Setup of red:
==> flow/design.v (excerpt) <==
module ALU(
    clk,
    rst_n,
    valid,
    ready,
    mode,
    in_A,
    in_B,
    out
);
==> flow/config.mk <==
export PLATFORM = sky130hd
export DESIGN_NAME = ALU
export DESIGN_NICKNAME = ALU
export VERILOG_FILES = /design/flow/design.v
export SDC_FILE = /design/flow/constraint.sdc
export NUM_CORES = 4
export LEC_CHECK = 0
export ABC_AREA = 1
export CAP_MARGIN = 20
export CORE_MARGIN = 2
export CORE_UTILIZATION = 59
export CTS_CLUSTER_DIAMETER = 388
export CTS_CLUSTER_SIZE = 98
export GPL_ROUTABILITY_DRIVEN = 0
export SLEW_MARGIN = 20
export TNS_END_PERCENT = 10
==> flow/constraint.sdc <==
create_clock -name core_clock -period 10.0 [get_ports {clk}]
set_input_delay 2.0000 -clock core_clock [delete_from_list [all_inputs] [get_ports {clk}]]
set_output_delay 2.0000 -clock core_clock [all_outputs]
set_load 0.01 [all_outputs]
run.sh (not shown) runs the stock make flow with config.mk's settings and CLKGATE_MAP_FILE=.
red finished every step from synthesis to the final layout, and the layout passed the timing, design-rule and antenna checks.
Input-level comparison between blue and red:
Settings: GPL_ROUTABILITY_DRIVEN no longer set, was 0; MIN_ROUTING_LAYER now met1, previously not set; TNS_END_PERCENT now 90, was 10; CORE_UTILIZATION now 40, was 59; MAX_ROUTING_LAYER now met4, previously not set; SLEW_MARGIN now 5, was 20; CTS_CLUSTER_DIAMETER now 275, was 388; CTS_CLUSTER_SIZE now 90, was 98; CELL_PAD_IN_SITES_GLOBAL_PLACEMENT now 1, previously not set.
Findings:
[blue] design area rose 240 um^2 relative to red. In terms of clock input transition at the sequential cells of the worst setup and hold paths, blue and red differ only marginally. red leaves less setup margin than blue. Sort blue and red by clock buffer count, descending, and blue comes first. Worst-case headroom to the max-slew limit, blue and red, higher one = blue. Changes observed in blue relative to red: die area increased by 46% relative to the old numbers, ratio of routed vias to standard cells decreased by about 7% relative to the old numbers, via count of the first global-routing pass increased by about 2.1% relative to the old numbers.
Edits applied to the flow inputs when going from blue to green:
Settings: changing CTS_CLUSTER_SIZE from 90 to 56; removing MIN_ROUTING_LAYER (formerly met1); changing SLEW_MARGIN from 5 to 20; removing TNS_END_PERCENT (formerly 90); removing CELL_PAD_IN_SITES_GLOBAL_PLACEMENT (formerly 1); changing CTS_CLUSTER_DIAMETER from 275 to 388; setting GPL_ROUTABILITY_DRIVEN to 0 for the first time; changing CORE_UTILIZATION from 40 to 36; removing MAX_ROUTING_LAYER (formerly met4).
Notes after the runs:
Status: register-to-register slack parity (blue, green). On fraction of met1 tracks used by global routing: between blue and green, it ends up higher for blue. green vs. blue: number of enable flip-flop cells comparable, die size now larger.
Edits applied to the flow inputs when going from green to orange:
Settings: CTS_CLUSTER_SIZE: 56 -> 36; ABC_AREA: 1 -> unset; GPL_ROUTABILITY_DRIVEN: 0 -> unset; CORE_UTILIZATION: 36 -> 69; CTS_CLUSTER_DIAMETER: 388 -> unset; the clock period (ns, I/O delays scaled along): 10.0 -> 3.96.
Results
Ran to the end and failed final checks on setup timing: orange.
orange vs green, top metal layer carrying routed signals: met4 vs met5
Relative to green, total cell area at the placement stage has decreased by about 10% in orange.
Total inserted antenna cells (higher): green
Going from green to orange, the post-route fraction of the period consumed by the critical path was found to have gone up by 49 points.
orange vs green — critical path depth rose 4.
Going from green to orange, biggest fanout along the worst timing path fell by 22, die area fell by 23000 um^2.


run 1:
The RTL this note starts from:
==> flow/design.v <==
module ALU(
    clk,
    rst_n,
    valid,
    ready,
    mode,
    in_A,
    in_B,
    out
);
    input         clk, rst_n;
    input         valid;
    input  [1:0]  mode;  
    output        ready;
    input  [31:0] in_A, in_B;
    output [63:0] out;
    parameter IDLE = 3'd0;
    parameter MUL  = 3'd1;
    parameter DIV  = 3'd2;
    parameter AND  = 3'd3;
    parameter AVG  = 3'd4;
    parameter OUT  = 3'd5;
    reg  [ 2:0] state, state_nxt;
    reg  [ 4:0] counter, counter_nxt;
    reg  [64:0] shreg, shreg_nxt;  
    reg  [31:0] alu_in, alu_in_nxt;
    reg  [32:0] alu_out;
    reg         ready_;
    assign ready = ready_;
    assign out = shreg[63:0];
    always @(*) begin
        case(state)
            IDLE: begin
                if (valid) 
                    case (mode)
                        0 : state_nxt = MUL;
                        1 : state_nxt = DIV;
                        2 : state_nxt = AND;
                        3 : state_nxt = AVG;
                    endcase
                else state_nxt = IDLE;
            end
            MUL : state_nxt = (counter != 31) ? MUL : OUT;
            DIV : state_nxt = (counter != 31) ? DIV : OUT;
            AND : state_nxt = OUT;
            AVG : state_nxt = OUT;
            OUT : state_nxt = IDLE;
            default : state_nxt = IDLE;
        endcase
    end
    always @(*) begin
        if ((state == MUL) || (state == DIV)) counter_nxt = counter + 1; 
        else                                  counter_nxt = 0;
    end
    always @(*) begin
        case(state)
            IDLE: begin
                if (valid) alu_in_nxt = in_B;
                else       alu_in_nxt = 0;
            end
            OUT : alu_in_nxt = 0;
            default: alu_in_nxt = alu_in;
        endcase
    end
    always @(*) begin
        case (state)
            MUL : begin
                if (shreg[0]) alu_out = shreg[63:32] + alu_in;
                else          alu_out = shreg[63:32];
            end
            DIV : alu_out = shreg[64:32] - {1'b0, alu_in};
            AND : alu_out = shreg[31:0] & alu_in;
            AVG : alu_out = (shreg[31:0] + alu_in) >> 1;
            default alu_out = 0;
        endcase
    end
    always @(*) begin
        case (state)
            IDLE: begin
                if (valid) begin
                    shreg_nxt = {33'b0, in_A};
                    if (state_nxt == DIV) shreg_nxt = shreg_nxt << 1;                 
                end
                else shreg_nxt = 0;
            end
            MUL : shreg_nxt = {1'b0, alu_out, shreg[31:1]};
            DIV : begin
                if (shreg[64:32] < {1'b0, alu_in}) shreg_nxt = shreg << 1;
                else                      shreg_nxt = {alu_out[31:0], shreg[31:0], 1'b1};
                if (counter == 31) shreg_nxt = {1'b0, shreg_nxt[64:33], shreg_nxt[31:0]};
            end
            AND : shreg_nxt = {32'b0, alu_out};
            AVG : shreg_nxt = {32'b0, alu_out};
            OUT : shreg_nxt = 0;
            default : shreg_nxt = 0;
        endcase
    end
    always @(posedge clk or negedge rst_n) begin
        if (!rst_n) begin
            state   <= IDLE;
            counter <= 0;
            shreg   <= 0;
            alu_in  <= 0;
            ready_  <= 0;
        end
        else begin
            state   <= state_nxt;
            counter <= counter_nxt;
            shreg   <= shreg_nxt;
            alu_in  <= alu_in_nxt;
            ready_  <= (state_nxt == OUT) ? 1 : 0;
        end
    end
endmodule
clock: 3.39 ns
lec_check: 0
cap_margin: 20
cell_pad_in_sites_detail_placement: 0
cell_pad_in_sites_global_placement: 3
core_aspect_ratio: 0.64
core_margin: 2
core_utilization: 34
cts_cluster_size: 73
hold_slack_margin: 0.03
max_routing_layer: met5
min_routing_layer: met2
place_density_lb_addon: 0.06
setup_slack_margin: 0.59
slew_margin: 15
tns_end_percent: 20
Run 1 | ERROR | global routing (5_1_grt)
--- input diff run 1..run 2 ---
# run 1
export LEC_CHECK = 0
export CAP_MARGIN = 20
export CELL_PAD_IN_SITES_DETAIL_PLACEMENT = 0
export CELL_PAD_IN_SITES_GLOBAL_PLACEMENT = 3
export CORE_ASPECT_RATIO = 0.64
export CORE_MARGIN = 2
export CORE_UTILIZATION = 34
export CTS_CLUSTER_SIZE = 73
export HOLD_SLACK_MARGIN = 0.03
export MAX_ROUTING_LAYER = met5
export MIN_ROUTING_LAYER = met2
export PLACE_DENSITY_LB_ADDON = 0.06
export SETUP_SLACK_MARGIN = 0.59
export SLEW_MARGIN = 15
export TNS_END_PERCENT = 20
create_clock -name core_clock -period 3.39 [get_ports {clk}]
# run 2
export LEC_CHECK = 0
export CAP_MARGIN = 15
export CORE_MARGIN = 2
export CORE_UTILIZATION = 69
export CTS_CLUSTER_SIZE = 89
export HOLD_SLACK_MARGIN = 0.29
export SLEW_MARGIN = 20
create_clock -name core_clock -period 3.55 [get_ports {clk}]
Results
Run 2 ran in full, but the layout does not pass; the checks complain about negative setup slack. The worst slack at placement in run 2 sits 490 ps above the value recorded for run 1. Compared run 2 vs run 1, and die area is down in run 2. In run 2 relative to run 1, cell count after placement had gone down by more than 10%.
Edits applied to the flow inputs when going from run 2 to run 3:
# run 2
export LEC_CHECK = 0
export CAP_MARGIN = 15
export CORE_MARGIN = 2
export CORE_UTILIZATION = 69
export CTS_CLUSTER_SIZE = 89
export HOLD_SLACK_MARGIN = 0.29
export SLEW_MARGIN = 20
create_clock -name core_clock -period 3.55 [get_ports {clk}]
# run 3
export LEC_CHECK = 0
export CAP_MARGIN = 20
export CORE_MARGIN = 2
export CORE_UTILIZATION = 72
export CTS_CLUSTER_SIZE = 36
export HOLD_SLACK_MARGIN = -0.1
export PLACE_DENSITY = 0.78
export SLEW_MARGIN = 20
create_clock -name core_clock -period 3.96 [get_ports {clk}]
[summary]
Run 3 finished all stages; however, its layout fails the closing checks, the failures being negative setup slack. A cell type of the slowest stage on the worst timing path of sky130_fd_sc_hd__or4_4 is what run 2 shows, while sky130_fd_sc_hd__a211oi_1 belongs to run 3. Count of inserted antenna diode cells, run 2 and run 3, higher one = run 2. The sequential share of layout area of run 3 is higher than that of run 2. Run 3 against run 2: final wirelength now smaller, logic depth of the worst register-to-register path up 1, internal power contribution -1.9 mW, number of ordinary inverters in the final layout has remained practically unchanged. Combinational fraction of design power: run 3 < run 2. Number of cells on the critical path ended up 1 higher on run 3 than on run 2. Setup slack, run 2 and run 3: lower on run 2.
Here is what was changed in the inputs of run 4 compared with run 3.
# run 3
export LEC_CHECK = 0
export CAP_MARGIN = 20
export CORE_MARGIN = 2
export CORE_UTILIZATION = 72
export CTS_CLUSTER_SIZE = 36
export HOLD_SLACK_MARGIN = -0.1
export PLACE_DENSITY = 0.78
export SLEW_MARGIN = 20
create_clock -name core_clock -period 3.96 [get_ports {clk}]
# run 4
export LEC_CHECK = 0
export CAP_MARGIN = 20
export CORE_MARGIN = 2
export CORE_UTILIZATION = 72
export CTS_CLUSTER_SIZE = 37
export SLEW_MARGIN = 20
create_clock -name core_clock -period 6.94 [get_ports {clk}]
The overall power consumption in run 3 is 1.8 times that in run 4.
For the time the worst path needs with I/O delays and setup, run 4 came in 850 ps higher than run 3 did.
Run 4 vs run 3: setup slack up in run 4
Run 4: part of the total power dissipated in the clock network higher than run 3
| maximum operating frequency | run 4 vs run 3 | worse |
As of run 4, sum of routed wire segments on met1 had fallen slightly compared to run 3.
Compared with run 3, run 4 improves register-to-register setup slack.
On clock network power, run 3 loses to run 4.
| run 3 | all stages done | FAIL | negative setup slack |
Run 4: all stages complete, timing, DRC and antenna checks passed
Measured against each other, run 3 and run 4 differ in maximum fanout along the worst path, the higher figure coming from run 4.
Summary — routability-driven placement congestion ratio, run 4 relative to run 3: lower, by 0.64%.
| via count | lower: run 4 |
Power and IR drop assume default switching activity.
